==> flow/design.v (excerpt) <==
module cache(
    clk,
    proc_reset,
    proc_read,
    proc_write,
    proc_addr,
    proc_wdata,
    proc_stall,
    proc_rdata,
    mem_read,
    mem_write,
    mem_addr,
    mem_rdata,
    mem_wdata,
    mem_ready
);
    input          clk;
    input          proc_reset;
    input          proc_read, proc_write;
    input   [29:0] proc_addr;
    input   [31:0] proc_wdata;
    output 	reg        proc_stall;
    output  reg [31:0] proc_rdata;
    input  [127:0] mem_rdata;
    input          mem_ready;
    output   reg    mem_read, mem_write;
    output reg [27:0] mem_addr;
    output reg [127:0] mem_wdata;
    wire [1:0]read_and_write;
	assign read_and_write = {proc_read , proc_write};
	reg [127:0]block_0, block_1, block_2, block_3, block_4, block_5, block_6, block_7,block;
	reg [127:0]block_next_0, block_next_1, block_next_2, block_next_3, block_next_4, block_next_5, block_next_6, block_next_7, block_next;
  ...
Size: ~5100 cells after synthesis, about 61000 µm² of cells after synthesis.
Settings: LEC_CHECK=0, CAP_MARGIN=15, CORE_MARGIN=2, CORE_UTILIZATION=72, PLACE_DENSITY=0.5, SLEW_MARGIN=20; clock period 7.12 ns.
run.sh (not shown) runs the stock make flow with config.mk's settings and CLKGATE_MAP_FILE=.
Edit:
- CAP_MARGIN: 15 -> 20
- CORE_UTILIZATION: 72 -> 16
- clock period: 7.12 -> 14.0 ns (I/O delays scaled with it)
Effect: Clock-buffer cell count goes up by 14. Cell count grows by 61%. Via count decreases by 5.8%. Non-clock buffer count goes down by 24. Cell area rises by 7.5%. Worst hold slack barely changes. Total power is lower by 48%.
Edit:
- CORE_UTILIZATION: 16 -> 30
- clock period: 14.0 -> 8.52 ns (I/O delays scaled with it)
Result: The changed run finished clean. Clock-buffer cell count climbs by 15. Cell area goes down by 3.4%. Synthesized cell count is unchanged. Sequential share of layout area goes up by 1.5 points. Total power goes up by 63%. Clock power rose by 64%. Flip-flop count stays the same. Critical path depth came out higher by 1.
Edit:
- CORE_UTILIZATION: 30 -> 72
- CTS_CLUSTER_DIAMETER: not set -> 348
- PLACE_DENSITY: 0.5 -> 0.38
- TNS_END_PERCENT: not set -> 5
- clock period: 8.52 -> 6.33 ns (I/O delays scaled with it)
Sequential share of layout area climbs by 1.0 points.
Via count went up by 8.3%.
Wire length decreases by 12%.
Sequential power is higher by 37%.
Register-to-register slack got worse by 1.6 ns.
Setup slack got worse by 0.78 ns.
Combinational power climbs by 40%.
Global-route usage went up by 27 points.
Edit:
- CORE_UTILIZATION: 72 -> 30
- CTS_CLUSTER_DIAMETER: 348 -> not set
- PLACE_DENSITY: 0.38 -> 0.5
- TNS_END_PERCENT: 5 -> not set
- clock period: 6.33 -> 8.69 ns (I/O delays scaled with it)
Via count goes down by a little under a tenth.
Wire length goes up by roughly a tenth.
Sequential power goes down by a quarter to a third.
Cell area goes up by a few percent.
Core utilization goes down by 49 points.
Worst setup slack gets better by 0.80 ns.
Synthesized area does not change.
Clock-buffer cell count goes up by 28.

---

== job 5691 ==
Starting RTL as in the previous note.
==> flow/config.mk <==
export PLATFORM = sky130hd
export DESIGN_NAME = cache
export DESIGN_NICKNAME = cache
export VERILOG_FILES = /design/flow/design.v
export SDC_FILE = /design/flow/constraint.sdc
export NUM_CORES = 4
export LEC_CHECK = 0
export CAP_MARGIN = 20
export CORE_MARGIN = 2
export CORE_UTILIZATION = 58
export SLEW_MARGIN = 20
==> flow/constraint.sdc <==
create_clock -name core_clock -period 6.85 [get_ports {clk}]
set_input_delay 1.3700 -clock core_clock [delete_from_list [all_inputs] [get_ports {clk}]]
set_output_delay 1.3700 -clock core_clock [all_outputs]
set_load 0.01 [all_outputs]
### job 5691 -> job 8229
diff --git a/flow/config.mk b/flow/config.mk
--- a/flow/config.mk
+++ b/flow/config.mk
@@ -10 +10,3 @@
-export CORE_UTILIZATION = 58
+export CORE_UTILIZATION = 72
+export CTS_CLUSTER_SIZE = 51
+export PLACE_DENSITY = 0.65
==> flow/constraint.sdc <==
create_clock -name core_clock -period 4.83 [get_ports {clk}]
set_input_delay 0.9660 -clock core_clock [delete_from_list [all_inputs] [get_ports {clk}]]
set_output_delay 0.9660 -clock core_clock [all_outputs]
set_load 0.01 [all_outputs]
### Flow results
Job 8229 completed end to end; final checks failed (negative setup slack).
The run showing the greater power density over the cells is job 8229.
met1 capacity usage during global routing for job 8229: 8.2 points up relative to job 5691
Clock network power share in job 8229 is 2.0 points below job 5691.
In job 8229, final cell utilization of the core is higher than in job 5691.
Job 8229 vs. job 5691: sequential share of cell area now sits lower, total power now sits higher.
The number of tap cells inserted in job 8229 is 0.78 times that in job 5691.
Count of buffers not belonging to the clock network in the layout came out higher on job 8229 than on job 5691.
[inputs] job 9690 vs job 8229
diff --git a/flow/config.mk b/flow/config.mk
--- a/flow/config.mk
+++ b/flow/config.mk
@@ -7,0 +8 @@
+export ABC_AREA = 0
@@ -8,0 +10 @@
+export CELL_PAD_IN_SITES_DETAIL_PLACEMENT = 2
@@ -10,3 +12,7 @@
-export CORE_UTILIZATION = 72
-export CTS_CLUSTER_SIZE = 51
-export PLACE_DENSITY = 0.65
+export CORE_UTILIZATION = 30
+export CTS_CLUSTER_SIZE = 85
+export GPL_ROUTABILITY_DRIVEN = 0
+export MAX_ROUTING_LAYER = met4
+export MIN_ROUTING_LAYER = met2
+export PLACE_DENSITY = 0.5
+export SETUP_SLACK_MARGIN = 0.85
==> flow/constraint.sdc <==
create_clock -name core_clock -period 10.0 [get_ports {clk}]
set_input_delay 2.0000 -clock core_clock [delete_from_list [all_inputs] [get_ports {clk}]]
set_output_delay 2.0000 -clock core_clock [all_outputs]
set_load 0.01 [all_outputs]
- Note that the sequential power recorded for job 9690 amounts to 0.48 times the value seen in job 8229.
- Job 9690: all stages complete, timing, DRC and antenna checks passed
- Job 9690 vs job 8229 — final area dropped 3600 um2.
- Relative to job 8229, non-clock buffer count has gone down in job 9690.
- Most used routing layer = met2: job 8229; most used routing layer = met3: job 9690
- Detailed placer's ending HPWL on job 9690 is behind job 8229.
- From job 8229 to job 9690 the numbers moved as follows: share of synthesized registers carrying an async set or reset did not really move; clock buffer count from CTS shows an increase of 17.
Input changes introduced in job 1200 (baseline for comparison: job 9690):
==> flow/config.mk <==
export PLATFORM = sky130hd
export DESIGN_NAME = cache
export DESIGN_NICKNAME = cache
export VERILOG_FILES = /design/flow/design.v
export SDC_FILE = /design/flow/constraint.sdc
export NUM_CORES = 4
export LEC_CHECK = 0
export CAP_MARGIN = 20
export CORE_MARGIN = 2
export CORE_UTILIZATION = 70
export CTS_CLUSTER_SIZE = 36
export PLACE_DENSITY = 0.67
export SLEW_MARGIN = 20
==> flow/constraint.sdc <==
create_clock -name core_clock -period 4.83 [get_ports {clk}]
set_input_delay 0.9660 -clock core_clock [delete_from_list [all_inputs] [get_ports {clk}]]
set_output_delay 0.9660 -clock core_clock [all_outputs]
set_load 0.01 [all_outputs]
Notes after the runs:
Job 1200 finished every stage; the final checks, however, were not passed, the failures being negative setup slack. Of job 9690 and job 1200, job 1200 shows the lower tap cell instance count, with job 9690 above it. [compare] base=job 9690 new=job 1200: count of non-CTS buffers in the layout increased by 594 relative to the old numbers, post-route total power increased by 100% relative to the old numbers.
Input changes introduced in job 5745 (baseline for comparison: job 1200):
diff --git a/flow/config.mk b/flow/config.mk
--- a/flow/config.mk
+++ b/flow/config.mk
@@ -10,3 +10,2 @@
-export CORE_UTILIZATION = 70
-export CTS_CLUSTER_SIZE = 36
-export PLACE_DENSITY = 0.67
+export CORE_UTILIZATION = 45
+export PLACE_DENSITY = 0.5
@@ -13,0 +13 @@
+export TNS_END_PERCENT = 5
==> flow/constraint.sdc <==
create_clock -name core_clock -period 5.06 [get_ports {clk}]
set_input_delay 1.0120 -clock core_clock [delete_from_list [all_inputs] [get_ports {clk}]]
set_output_delay 1.0120 -clock core_clock [all_outputs]
set_load 0.01 [all_outputs]
--- outcome ---
- STATUS run=job 5745 STAGES=ALL_DONE FINAL_CHECKS=FAILED CAUSE=negative setup slack
- Placed wire-length estimate in job 5745 is 20,000 um above job 1200.
- Total power on job 5745 is ahead of job 1200.
- Final instance area: job 5745 vs job 1200 up 1200 um2
- Clock latency of the later-clocked register in the worst-skew pair, job 5745 and job 1200, lower one = job 1200.
- Relative to job 1200, job 5745 degrades global-route wire length before repair.
- When job 5745 is measured against job 1200, its final wirelength turns out about 6.6% higher.
### job 5745 -> job 9811
diff --git a/flow/config.mk b/flow/config.mk
--- a/flow/config.mk
+++ b/flow/config.mk
@@ -10 +10 @@
-export CORE_UTILIZATION = 45
+export CORE_UTILIZATION = 30
@@ -13 +12,0 @@
-export TNS_END_PERCENT = 5
==> flow/constraint.sdc <==
create_clock -name core_clock -period 10.0 [get_ports {clk}]
set_input_delay 2.0000 -clock core_clock [delete_from_list [all_inputs] [get_ports {clk}]]
set_output_delay 2.0000 -clock core_clock [all_outputs]
set_load 0.01 [all_outputs]
Results
Job 9811 finished every step from synthesis to the final layout, and the layout passed the timing, DRC and antenna checks.
On clock latency on the worst-skew pair, the lower figure sits with job 5745, not job 9811.
From job 5745 to job 9811 the numbers moved as follows: routing usage on met3 went down, register-to-register slack shows an increase of 4.19 ns, pin count of the biggest net entering global routing saw an increase, maximum level of the CTS H-tree now sits at about the same level.

---

the baseline:
Starting RTL as in the previous note.
export LEC_CHECK = 0
export ABC_AREA = 0
export CAP_MARGIN = 0
export CELL_PAD_IN_SITES_DETAIL_PLACEMENT = 2
export CORE_ASPECT_RATIO = 1.1
export CORE_MARGIN = 2
export CORE_UTILIZATION = 40
export CTS_CLUSTER_DIAMETER = 354
export GPL_TIMING_DRIVEN = 0
export HOLD_SLACK_MARGIN = 0.07
export PLACE_DENSITY = 0.37
export SLEW_MARGIN = 25
create_clock -name core_clock -period 10.0 [get_ports {clk}]
The layout from the baseline, despite a flow that completed every stage, fails the layout checks, with the failing checks listed as setup timing.
diff inputs: the baseline => the candidate
==> flow/config.mk <==
export PLATFORM = sky130hd
export DESIGN_NAME = cache
export DESIGN_NICKNAME = cache
export VERILOG_FILES = /design/flow/design.v
export SDC_FILE = /design/flow/constraint.sdc
export NUM_CORES = 4
export LEC_CHECK = 0
export CAP_MARGIN = 15
export CORE_MARGIN = 2
export CORE_UTILIZATION = 72
export CTS_CLUSTER_SIZE = 10
export HOLD_SLACK_MARGIN = 0.29
export PLACE_DENSITY = 0.39
export SETUP_SLACK_MARGIN = 1.17
export SLEW_MARGIN = 20
export TNS_END_PERCENT = 5
==> flow/constraint.sdc <==
create_clock -name core_clock -period 5.79 [get_ports {clk}]
set_input_delay 1.1580 -clock core_clock [delete_from_list [all_inputs] [get_ports {clk}]]
set_output_delay 1.1580 -clock core_clock [all_outputs]
set_load 0.01 [all_outputs]
--- outcome ---
- The candidate went all the way through synthesis, placement and routing and the layout is clean on timing, DRC and antenna.
- The placed wire-length estimate after detailed placement of the candidate was superior to that of the baseline.
- Worst setup slack after layout, the baseline and the candidate: lower on the baseline
- Compared with the baseline, in the candidate wire length lost 35%, combinational fraction of the cell area up 1.6 points.

---

Starting RTL as in the previous note.
Settings: LEC_CHECK=0, CAP_MARGIN=30, CELL_PAD_IN_SITES_DETAIL_PLACEMENT=0, CORE_MARGIN=3, CORE_UTILIZATION=27, CTS_CLUSTER_DIAMETER=384, GPL_ROUTABILITY_DRIVEN=0, MAX_ROUTING_LAYER=met4, PLACE_DENSITY=0.79, SETUP_SLACK_MARGIN=0.36, SLEW_MARGIN=20; clock period 4.89 ns.
The baseline completed and failed the layout checks on negative setup slack.
Then changed:
CAP_MARGIN = 20   (was 30)
CELL_PAD_IN_SITES_DETAIL_PLACEMENT = default   (was 0)
CORE_MARGIN = 2   (was 3)
CORE_UTILIZATION = 52   (was 27)
CTS_CLUSTER_DIAMETER = default   (was 384)
GPL_ROUTABILITY_DRIVEN = default   (was 0)
MAX_ROUTING_LAYER = default   (was met4)
PLACE_DENSITY = 0.5   (was 0.79)
SETUP_SLACK_MARGIN = default   (was 0.36)
clock period = 6.22 ns   (was 4.89 ns; I/O delays follow)
After rerunning: The new run completed with no timing, DRC or antenna violations. Wire length went down by 16%. Synthesized cell count stays the same. Area after synthesis stays the same. Clock power drops by 23%. Die area goes down by 48%. Total power went down by 26%. Final area fell by 9.9%.
Then changed:
CORE_UTILIZATION = 55   (was 52)
clock period = 9.08 ns   (was 6.22 ns; I/O delays follow)
Result:
- synthesized cell count does not change
- routed wire length came out lower by 0.68%
- final area went down by 2.5%
- setup slack gets better by 0.94 ns
- clock skew stays flat
- utilization goes up by 2.2 points
- power is lower by 32%

---

lane 1:
cache again, from the RTL that the note above started with.
Design cache, start of the top module:
module cache(
    clk,
    proc_reset,
    proc_read,
    proc_write,
    proc_addr,
    proc_wdata,
    proc_stall,
    proc_rdata,
    mem_read,
    mem_write,
    mem_addr,
    mem_rdata,
    mem_wdata,
    mem_ready
);
Settings: LEC_CHECK=0, CAP_MARGIN=30, CELL_PAD_IN_SITES_DETAIL_PLACEMENT=0, CELL_PAD_IN_SITES_GLOBAL_PLACEMENT=0, CORE_MARGIN=2, CORE_UTILIZATION=70, CTS_CLUSTER_DIAMETER=360, CTS_CLUSTER_SIZE=16, GPL_ROUTABILITY_DRIVEN=1, PLACE_DENSITY=0.64, SETUP_SLACK_MARGIN=0.72, SLEW_MARGIN=20, TNS_END_PERCENT=55; clock period 4.83 ns.
Lane 1 had finished all stages when the layout checks came back failing, citing negative setup slack.
[inputs] lane 2 vs lane 1
- putting PLACE_DENSITY_LB_ADDON at 0.01 where nothing was set
- putting CORE_ASPECT_RATIO at 0.86 where nothing was set
- clearing PLACE_DENSITY, which used to be 0.64
- swapping 16 for 40 in CTS_CLUSTER_SIZE
- swapping 0.72 for 1.44 in SETUP_SLACK_MARGIN
- swapping 360 for 27 in CTS_CLUSTER_DIAMETER
- swapping 70 for 72 in CORE_UTILIZATION
- swapping 30 for 5 in CAP_MARGIN
- swapping 4.83 for 4.85 in the clock period (ns, I/O delays scaled along)
Results
Run status, lane 2: aborted in 5_1_grt, error GRT-0116
Sort lane 1 and lane 2 by horizontal die dimension asc -> top: lane 1
Delta(number of gates resized after cts, lane 2 - lane 1) < 0
Lane 1 has a higher placeable core region than lane 2.
diff inputs: lane 2 => lane 3
- swapping 72 for 64 in CORE_UTILIZATION
- swapping 27 for 136 in CTS_CLUSTER_DIAMETER
- swapping 40 for 16 in CTS_CLUSTER_SIZE
- clearing CORE_ASPECT_RATIO, which used to be 0.86
- swapping 5 for 30 in CAP_MARGIN
- swapping 1.44 for 0.72 in SETUP_SLACK_MARGIN
- swapping 0.01 for 0.08 in PLACE_DENSITY_LB_ADDON
- swapping 4.85 for 5.06 in the clock period (ns, I/O delays scaled along)
Findings:
- Lane 3: flow complete, layout not clean; failing: negative setup slack
- Going from lane 2 to lane 3, site row count rose by 15; count of H-tree levels built during CTS fell by 1.
- Going from lane 2 to lane 3, the fraction of the core area occupied by cells at floorplan was found to have gone down by 8.6 points.
- Lane 3: placeable core region higher than lane 2
- Looking at total die size, lane 3 sits 0.011 mm² above lane 2.
- Re multiplexer share of the synthesized area: no difference whatsoever between lane 2 and lane 3.
- Between lane 3 and lane 2, the placed standard-cell area figures differ only marginally.
Power figures rest on the tool's default switching activity, not on a simulated workload.
